==> v19 <==
==> flow/design.v <==
module flopr(clock, reset, d, q);
    parameter WIDTH = 8;
    input clock; 
    input reset;
    input [WIDTH-1:0] d; 
    output reg [WIDTH-1:0] q;   
    always @(posedge clock, posedge reset)
        if (reset)
            q <= 0;
        else 
            q <= d;
endmodule
module adder(a, b, sum);
    input [31:0] a;
    input [31:0] b;
    output [31:0] sum;
    assign sum = a + b;
endmodule
module mux2(d0, d1, s, y);
    parameter WIDTH = 8;
    input [WIDTH-1:0] d0; 
    input [WIDTH-1:0] d1;
    input s;
    output [WIDTH-1:0] y;
    assign y = s ? d1 : d0;
endmodule
module mux3(d0, d1, d2, s, y);
    parameter WIDTH = 8;
    input [WIDTH-1:0] d0; 
    input [WIDTH-1:0] d1;
    input [WIDTH-1:0] d2;
    input [1:0] s;
    output [WIDTH-1:0] y;
    assign y = s[1] ? d2 : (s[0] ? d1 : d0);
endmodule
module mux8(d0, d1, d2, d3, d4, d5, d6, d7, s, y);
    parameter WIDTH = 8;
    input [WIDTH-1:0] d0;
    input [WIDTH-1:0] d1;
    input [WIDTH-1:0] d2;
    input [WIDTH-1:0] d3;
    input [WIDTH-1:0] d4;
    input [WIDTH-1:0] d5;
    input [WIDTH-1:0] d6;
    input [WIDTH-1:0] d7;
    input [2:0] s;
    output reg [WIDTH-1:0] y;
    always @*
        begin
            case(s)
                3'b000: y = d0;
                3'b001: y = d1;
                3'b010: y = d2;
                3'b011: y = d3;
                3'b100: y = d4;
                3'b101: y = d5;
                3'b110: y = d6;
                3'b111: y = d7;
                default: y = d0;
            endcase
        end
endmodule
module regfile(clock, write_enable, address_read_1, address_read_2, address_write, write_data, read_data_1, read_data_2);
    input clock;
    input write_enable;
    input [4:0] address_read_1;
    input [4:0] address_read_2;
    input [4:0] address_write;
    input [31:0] write_data;
    output [31:0] read_data_1;
    output [31:0] read_data_2;
    reg [31:0] registers[31:0];
    always @(posedge clock)
        begin
            if (write_enable) 
                registers[address_write] <= write_data;
        end
    assign read_data_1 = (address_read_1 != 0) ? registers[address_read_1] : 0;  
    assign read_data_2 = (address_read_2 != 0) ? registers[address_read_2] : 0;  
endmodule
module generate_immediate(instruction, immediate);
    input [31:0] instruction;
    output reg [31:0] immediate;
    always @*
        begin
            case(instruction[6:0])
                7'b0000011,                                                                                                      
                7'b0010011,                                                                                                      
                7'b1100111: immediate = {{20{instruction[31]}}, instruction[31:20]};                                             
                7'b0100011: immediate = {{20{instruction[31]}}, instruction[31:25], instruction[11:7]};                          
                7'b1100011: immediate = {{20{instruction[31]}}, instruction[7], instruction[30:25],  instruction[11:8], 1'b0};   
                7'b1101111: immediate = {{12{instruction[31]}}, instruction[19:12], instruction[20], instruction[30:21], 1'b0};  
                7'b0110111,                                                                                                      
                7'b0010111: immediate = {instruction[31:12], 12'b0};                                                             
                default: immediate = 32'bx;  
            endcase
        end
endmodule
module alu(src_A, src_B, ALU_control, ALU_result, zero);
    input [31:0] src_A;
    input [31:0] src_B;
    input [3:0] ALU_control;
    output reg [31:0] ALU_result;
    output zero;
    always @*
        case(ALU_control)
            4'b0000: ALU_result <= src_A + src_B;  
            4'b0001: ALU_result <= src_A - src_B;  
            4'b0010: ALU_result <= src_A & src_B;  
            4'b0011: ALU_result <= src_A | src_B;  
            4'b0100: ALU_result <= src_A ^ src_B;  
            4'b0101: ALU_result <= ($signed(src_A) < $signed(src_B)) ? 1 : 0;  
            4'b0110: ALU_result <= ($unsigned(src_A) < $unsigned(src_B)) ? 1 : 0;  
            4'b0111: ALU_result <= $signed(src_A) >>> src_B[4:0];  
            4'b1000: ALU_result <= $signed(src_A) >> src_B[4:0];  
            4'b1001: ALU_result <= $signed(src_A) << src_B[4:0];  
            default: ALU_result <= 32'd0;  
        endcase
    assign zero = (ALU_result == 0) ? 1 : 0;  
endmodule
module select_read(funct3, read_data_in, read_data_out);
    input [2:0] funct3;
    input [31:0] read_data_in;
    output reg [31:0] read_data_out;
    always @*
        begin
            case(funct3)
                3'b000: read_data_out = {{24{read_data_in[7]}}, read_data_in[7:0]};      
                3'b001: read_data_out = {{16{read_data_in[15]}}, read_data_in[15:0]};    
                3'b010: read_data_out = read_data_in;                                    
                3'b100: read_data_out = {24'b0, read_data_in[7:0]};                      
                3'b101: read_data_out = {16'b0, read_data_in[15:0]};                     
                default: read_data_out = 32'bx;  
            endcase
        end
endmodule
module main_decoder(opcode, funct3, reg_write, ALU_select, memory_control, result_select, branch, ALU_op, jump);
    input [6:0] opcode;
    input [2:0] funct3;
    output reg_write;
    output ALU_select;
    output [3:0] memory_control;
    output [2:0] result_select;
    output branch;
    output [1:0] ALU_op;
    output jump;
    reg [12:0] controls;
    assign {reg_write, ALU_select, memory_control, result_select, branch, ALU_op, jump} = controls;   
    always @*
        case(opcode)      
            7'b0000011:                                          
                case(funct3)
                    3'b000: controls = 13'b1_1_0010_001_0_00_0;      
                    3'b001: controls = 13'b1_1_0100_001_0_00_0;      
                    3'b010: controls = 13'b1_1_0000_001_0_00_0;      
                    3'b100: controls = 13'b1_1_1010_001_0_00_0;      
                    3'b101: controls = 13'b1_1_1100_001_0_00_0;      
                    default: controls = 13'bx_x_x_xxxx_xxx_xx_x;     
                endcase
            7'b0100011:
                case(funct3)
                    3'b000: controls = 13'b0_1_0011_000_0_00_0;      
                    3'b001: controls = 13'b0_1_0101_000_0_00_0;      
                    3'b010: controls = 13'b0_1_0001_000_0_00_0;      
                    default: controls = 13'bx_x_x_xxxx_xxx_xx_x;     
                endcase
            7'b0110011: controls = 13'b1_0_0000_000_0_10_0;          
            7'b0010111: controls = 13'b1_0_0000_100_0_00_0;          
            7'b0110111: controls = 13'b1_0_0000_011_0_00_0;          
            7'b1100011: controls = 13'b0_0_0000_000_1_01_0;          
            7'b0010011: controls = 13'b1_1_0000_000_0_10_0;          
            7'b1100111: controls = 13'b1_1_0000_010_0_00_1;          
            7'b1101111: controls = 13'b1_0_0000_010_0_00_1;          
            default:    controls = 13'bx_x_xxxx_xxx_x_xx_x;          
        endcase
endmodule
module alu_decoder(opcode_b5, funct3, funct7b5, ALU_op, ALU_control);
    input opcode_b5;
    input [2:0] funct3;
    input funct7b5;
    input [1:0] ALU_op;
    output reg [3:0] ALU_control;
    wire R_type_subtract;
    wire shift_arithemetic;
    assign R_type_subtract = funct7b5 & opcode_b5;  
    assign shift_arithemetic = funct7b5;  
    always @*
        case(ALU_op)
            2'b00: ALU_control = 3'b000;  
            2'b01:
                case(funct3)
                    3'b000: ALU_control = 4'b0001;  
                    3'b001: ALU_control = 4'b0001;  
                    3'b100: ALU_control = 4'b0101;  
                    3'b101: ALU_control = 4'b0101;  
                    3'b110: ALU_control = 4'b0110;  
                    3'b111: ALU_control = 4'b0110;  
                    default: ALU_control = 4'bxxxx;  
                endcase
            default:
                case(funct3)  
                    3'b000: 
                        begin
                            if (R_type_subtract)
                                ALU_control = 3'b001;  
                            else
                                ALU_control = 3'b000;  
                        end
                    3'b001: ALU_control = 4'b1001;  
                    3'b010: ALU_control = 4'b0101;  
                    3'b011: ALU_control = 4'b0110;  
                    3'b100: ALU_control = 4'b0100;  
                    3'b101:
                        begin
                            if(shift_arithemetic)
                                ALU_control = 4'b0111;  
                            else
                                ALU_control = 4'b1000;  
                        end
                    3'b110: ALU_control = 4'b0011;  
                    3'b111: ALU_control = 4'b0010;  
                    default: ALU_control = 4'bxxxx;  
                endcase
        endcase
endmodule
module controller(opcode, funct3, funct7b5, zero, result_select, memory_control, PC_select, ALU_select, reg_write, jump, ALU_control);
    input [6:0] opcode;
    input [2:0] funct3;  
    input funct7b5;
    input zero;
    output [2:0] result_select;
    output [3:0] memory_control;
    output reg [1:0] PC_select;
    output ALU_select;
    output reg_write;
    output jump;
    output [3:0] ALU_control;
    wire [1:0] ALU_op;
    wire branch;
    main_decoder main_decoder
    (
        opcode,              
        funct3,              
        reg_write,           
        ALU_select,          
        memory_control,      
        result_select,       
        branch,              
        ALU_op,              
        jump                 
    );
    alu_decoder alu_decoder
    (
        opcode[5],       
        funct3,          
        funct7b5,        
        ALU_op,          
        ALU_control      
    );
    always @*
        if(jump)
            case(opcode[3])
                1'b0: PC_select = 2'b10;             
                1'b1: PC_select = 2'b01;             
                default: PC_select = 2'b01;
            endcase
        else
            case(funct3)
                3'b000: PC_select = branch & zero;    
                3'b001: PC_select = branch & ~zero;   
                3'b100: PC_select = branch & ~zero;   
                3'b101: PC_select = branch & zero;    
                3'b110: PC_select = branch & ~zero;   
                3'b111: PC_select = branch & zero;    
                default: PC_select = 2'b00;
            endcase           
endmodule
module datapath(clock, reset, result_select, PC_select, ALU_select, reg_write, ALU_control, instruction, read_data, zero, PC, ALU_result, write_data);
    input clock;
    input reset;
    input [2:0] result_select;
    input [1:0] PC_select;
    input ALU_select;
    input reg_write;
    input [3:0] ALU_control;
    input [31:0] instruction;
    input [31:0] read_data;
    output zero;
    output [31:0] PC;
    output [31:0] ALU_result;
    output [31:0] write_data;
    wire [31:0] PC_next;
    wire [31:0] PC_plus4;
    wire [31:0] PC_target;
    wire [31:0] immediate;
    wire [31:0] src_A;
    wire [31:0] src_B;
    wire [31:0] read_data_out;
    wire [31:0] result;
    flopr #(32) pc_reg(clock, reset, PC_next, PC);
    adder pc_add4(PC, 32'd4, PC_plus4);
    adder pc_addbranch(PC, immediate, PC_target);
    mux3 #(32) pc_mux(PC_plus4, PC_target, ALU_result, PC_select, PC_next);
    regfile regfile(clock, reg_write, instruction[19:15], instruction[24:20], instruction[11:7], result, src_A, write_data);
    generate_immediate generate_immediate(instruction, immediate);
    mux2 #(32) src_B_mux(write_data, immediate, ALU_select, src_B);
    alu alu(src_A, src_B, ALU_control, ALU_result, zero);
    select_read select_read(instruction[14:12], read_data, read_data_out);
    mux8 #(32) result_mux(ALU_result, read_data_out, PC_plus4, immediate, PC_target, 32'hxxxxxxxx, 32'hxxxxxxxx, 32'hxxxxxxxx, result_select, result);
endmodule
module cpu(clock, reset, instruction, read_data, memory_control, PC, ALU_result, write_data);
    input clock;
    input reset;
    input [31:0] instruction;
    input [31:0] read_data;
    output [3:0] memory_control;
    output [31:0] PC;
    output [31:0] ALU_result;
    output [31:0] write_data;
    wire [1:0] PC_select;
    wire ALU_select; 
    wire reg_write;
    wire jump;
    wire zero;
    wire [2:0] result_select;
    wire [3:0] ALU_control;
    controller controller
    (
        instruction[6:0],        
        instruction[14:12],      
        instruction[30],         
        zero,                    
        result_select,           
        memory_control,          
        PC_select,               
        ALU_select,              
        reg_write,               
        jump,                    
        ALU_control              
    );
    datapath datapath
    (
        clock,                   
        reset,                   
        result_select,           
        PC_select,               
        ALU_select,              
        reg_write,               
        ALU_control,             
        instruction,             
        read_data,               
        zero,                    
        PC,                      
        ALU_result,              
        write_data               
    );
endmodule
==> flow/run.sh <==
#!/bin/bash
# the make line also repeats each setting of config.mk as NAME=value (left out here)
make -C /OpenROAD-flow-scripts/flow DESIGN_CONFIG=/design/flow/config.mk WORK_HOME=/design/flow/orfs CLKGATE_MAP_FILE= finish
==> flow/config.mk <==
export PLATFORM = sky130hd
export DESIGN_NAME = cpu
export DESIGN_NICKNAME = cpu
export VERILOG_FILES = /design/flow/design.v
export SDC_FILE = /design/flow/constraint.sdc
export NUM_CORES = 4
export LEC_CHECK = 0
export CAP_MARGIN = 35
export CELL_PAD_IN_SITES_DETAIL_PLACEMENT = 1
export CORE_MARGIN = 2
export CORE_UTILIZATION = 62
export CTS_CLUSTER_SIZE = 29
export GPL_TIMING_DRIVEN = 1
export MAX_ROUTING_LAYER = met4
export PLACE_DENSITY_LB_ADDON = 0.28
export SLEW_MARGIN = 15
export TNS_END_PERCENT = 15
==> flow/constraint.sdc <==
create_clock -name core_clock -period 6.09 [get_ports {clock}]
set_input_delay 1.2180 -clock core_clock [delete_from_list [all_inputs] [get_ports {clock}]]
set_output_delay 1.2180 -clock core_clock [all_outputs]
set_load 0.01 [all_outputs]
==> v10: changes against v19 <==
- CAP_MARGIN: 35 -> 20
- CELL_PAD_IN_SITES_DETAIL_PLACEMENT: 1 -> 0
- CORE_UTILIZATION: 62 -> 72
- CTS_CLUSTER_SIZE: 29 -> 25
- HOLD_SLACK_MARGIN: unset -> 0.29
- SETUP_SLACK_MARGIN: unset -> 1.56
==> flow/constraint.sdc (replaced) <==
create_clock -name core_clock -period 5.29 [get_ports {clock}]
set_input_delay 1.0580 -clock core_clock [delete_from_list [all_inputs] [get_ports {clock}]]
set_output_delay 1.0580 -clock core_clock [all_outputs]
set_load 0.01 [all_outputs]
==> v27: changes against v19 <==
- CAP_MARGIN: 35 -> 20
- CELL_PAD_IN_SITES_DETAIL_PLACEMENT: 1 -> unset
- CORE_UTILIZATION: 62 -> 55
- CTS_CLUSTER_SIZE: 29 -> unset
- GPL_TIMING_DRIVEN: 1 -> unset
- MAX_ROUTING_LAYER: met4 -> unset
- PLACE_DENSITY_LB_ADDON: 0.28 -> unset
- SLEW_MARGIN: 15 -> 20
- TNS_END_PERCENT: 15 -> unset
==> flow/constraint.sdc (replaced) <==
create_clock -name core_clock -period 11.0 [get_ports {clock}]
set_input_delay 2.2000 -clock core_clock [delete_from_list [all_inputs] [get_ports {clock}]]
set_output_delay 2.2000 -clock core_clock [all_outputs]
set_load 0.01 [all_outputs]
==> impl_metrics.toml <==
# generated from flow reports
[floorplanning]
core_area_um2 = 114000
initial_utilization_pct = 55.2
fp.dieH_um = 342
chipArea_um2 = 117000
dieWidth_um = 342
std_cell_rows = 124

[outcome]
outcome = "no timing/DRC/antenna violations"

[placed_design]
pre_cts_ws_ns = 0.0662
routabilityCongestion = 1.08

[cells_and_area]
n_all_inverters = 132

[logic_synthesis]
synthAdderAreaFrac_pct = 2.72

[critical_path]
r2r_cells = 31
# the run above: v27

==> impl_metrics.toml <==
# flow metrics
[logic_synthesis]
synthAdderAreaFrac_pct = 2.72
postSynth.asyncResetShare_pct = 3.03
synth_seq_share_pct = 50.1
ys_types = 119
ys_sh_simple_pct = 7.74
ys_sh_aoi_pct = 11.9

[floorplanning]
core_area_um2 = 100000
dieWidth_um = 323
initial_utilization_pct = 62.7
fp.dieH_um = 323
ios = 166
std_cell_rows = 116
chipArea_um2 = 104000

[outcome]
stop_error = "[ERROR DPL-0033] detailed placement checks failed during check placement."
outcome = "aborted with a tool error"
stop_stage = "detailed placement (3_5_place_dp)"

[placed_design]
routabilityCongestion = 1.09
io_buffers = 165
# the run above: v19

==> impl_metrics.toml <==
# flow metrics
[clocking]
htreeDepth = 3

[floorplanning]
chipArea_um2 = 89800
dieWidth_um = 300
std_cell_rows = 108
core_area_um2 = 86600
initial_utilization_pct = 72.6
fp.dieH_um = 300

[logic_synthesis]
netlist_top_cells_count = "edfxtp_1, mux4_2, nor2_1"
ys_sh_aoi_pct = 11.9
synth.logic.top_family = "multiplexers"
ys_cells = 4575
top_cells_by_area = "edfxtp_1, mux4_2, mux2i_1"
synthAdderAreaFrac_pct = 2.72

[outcome]
outcome = "aborted with a tool error"
stop_error = "[ERROR GRT-0116] Global routing finished with congestion. Check the congestion regions in the DRC Viewer."
stop_stage = "global routing (5_1_grt)"

[placed_design]
pre_cts_ws_ns = -3.74
routabilityCongestion = 1.22

[global_routing]
grt_use_met2_pct = 123
# the run above: v10

